## run A
==> flow/design.v (excerpt) <==
module connect_four(
    input clock,
    input reset,                        
    input rbtn, lbtn, mbtn, bbtn,
    output logic [7:0] row, greenColumn, blueColumn  
    );
    logic inter_clock, db_mbtn, db_bbtn, db_lbtn, db_rbtn;
    logic [7:0][7:0] blue_gridTest, green_gridTest;
    logic [2:0] position;
    logic [7:0] topRow;
    clk_div MYCLOCK (
        .clk(clock),
        .reset(reset),
        .sclk(inter_clock)
    );   
    debounce_one_shot debouncer1 (
        .CLK(clock),
        .EN(inter_clock),
        .RST(reset),
        .BTN(mbtn),
        .DB_BTN(db_mbtn)
    );
    debounce_one_shot debouncer2 (
        .CLK(clock),
        .EN(inter_clock),
        .RST(reset),
        .BTN(bbtn),
        .DB_BTN(db_bbtn)
    );
    debounce_one_shot debouncer3 (   
        .CLK(clock),
        .EN(inter_clock),
        .RST(reset),
        .BTN(rbtn),
        .DB_BTN(db_rbtn)
    );
  ...
Size: about 12000 sq um of cells after synthesis.
==> flow/config.mk <==
export PLATFORM = sky130hd
export DESIGN_NAME = connect_four
export DESIGN_NICKNAME = connect_four
export VERILOG_FILES = /design/flow/design.v
export SDC_FILE = /design/flow/constraint.sdc
export NUM_CORES = 4
export LEC_CHECK = 0
export CAP_MARGIN = 10
export CORE_MARGIN = 2
export CORE_UTILIZATION = 70
export CTS_CLUSTER_SIZE = 42
export PLACE_DENSITY = 0.6
export SETUP_SLACK_MARGIN = -0.44
export SLEW_MARGIN = 20
==> flow/constraint.sdc <==
create_clock -name core_clock -period 6.13 [get_ports {clock}]
set_input_delay 1.2260 -clock core_clock [delete_from_list [all_inputs] [get_ports {clock}]]
set_output_delay 1.2260 -clock core_clock [all_outputs]
set_load 0.01 [all_outputs]
run.sh (not shown) runs the stock make flow with config.mk's settings and CLKGATE_MAP_FILE=.
Run A reached the final stage; the timing, design-rule and antenna checks on its layout passed.
Input-level comparison between run B and run A:
- a deleted SETUP_SLACK_MARGIN that had been -0.44
- a change of CORE_UTILIZATION from 70 to 62
- an added ABC_AREA of 1
- a deleted CTS_CLUSTER_SIZE that had been 42
- a change of CAP_MARGIN from 10 to 20
- a change of the clock period (ns, I/O delays scaled along) from 6.13 to 10.3
==> comparison <==
Measured against run A, the via count of run B comes out at 1.2 times the reference value.
Where number of DRC markers in iteration 0 is concerned, run A is better than run B.
The power of run B falls short of that of run A by about 40%.
Summed standard-cell area reported by yosys sits higher in run B than in run A.
Inputs modified between run B and run C:
- changing CORE_UTILIZATION from 62 to 71
- changing PLACE_DENSITY from 0.6 to 0.39
- changing the clock period (ns, I/O delays scaled along) from 10.3 to 2.76
Findings:
Run C was carried through to the last stage, and its layout satisfied the timing, design-rule and antenna checks.
Reported for run C and run B, number of flops mapped to enable cells by yosys turned out identical to the last digit.
Comparing met3 routing resource usage after global routing for run C and run B, the bigger number came from run C.
| data required time at the worst endpoint | run C vs run B | 6030 ps lower |
The final core utilization of run C is higher than that of run B.
Run C vs run B — worst setup slack dropped 4770 ps.
The overall power consumption reported for run C is greater than that of run B by about 250%.
Run C against run B: iteration count of the initial detailed-routing pass up 4; final-layout clock buffer total down 2; total die size down about 12%.
Run C vs run B: routed length per placed instance up by a few percent
## Diff of input files: run D against run C
- PLACE_DENSITY: 0.39 -> 0.6
- ABC_AREA: 1 -> unset
- CORE_UTILIZATION: 71 -> 56
- the clock period (ns, I/O delays scaled along): 2.76 -> 4.94
Notes after the runs:
[run D] post-synthesis cell type count rose 21 relative to run C
Of run D and run C, run C shows the higher fraction of power spent switching nets, with run D below it.
Re wire length: run D and run C aren't equal, and the lower value belongs to run D.
[inputs] run E vs run D
- ABC_AREA now 1, previously not set
- CTS_CLUSTER_SIZE now 22, previously not set
- CORE_UTILIZATION now 70, was 56
- the clock period (ns, I/O delays scaled along) now 2.85, was 4.94
### Flow results
- Run D finished end to end and its layout was clean on timing, DRC and antenna.
- Finished, but not clean: run E, with setup timing.
- Cell count grows by more than a quarter when moving from run D to run E.
- Looking at type of the tightest min-delay check, the flip-flop to flip-flop result is from run D; the input pin to flip-flop one comes from run E.
- Reported for run E and run D, leftover overflow at the end of global routing turned out identical to the last digit.
- Minimum clock period after layout was lower in the run labelled run E.
- Against run D as the reference, run E delivers a higher global-route usage.
- Core utilization: higher on run E
- Taking run D as 1.0, run E lands at 0.880 on die area.
- The power density of the placed cells reported for run E is greater than that of run D by about 50%.
- Looking at total length of routed met3 wires, run E sits above run D.
- Run E ends up with a via count of the first global-routing pass that is 2998 higher than in run D.
- Total of clock buffers placed in the layout: run E > run D
Power is estimated from default activity; no workload was simulated.
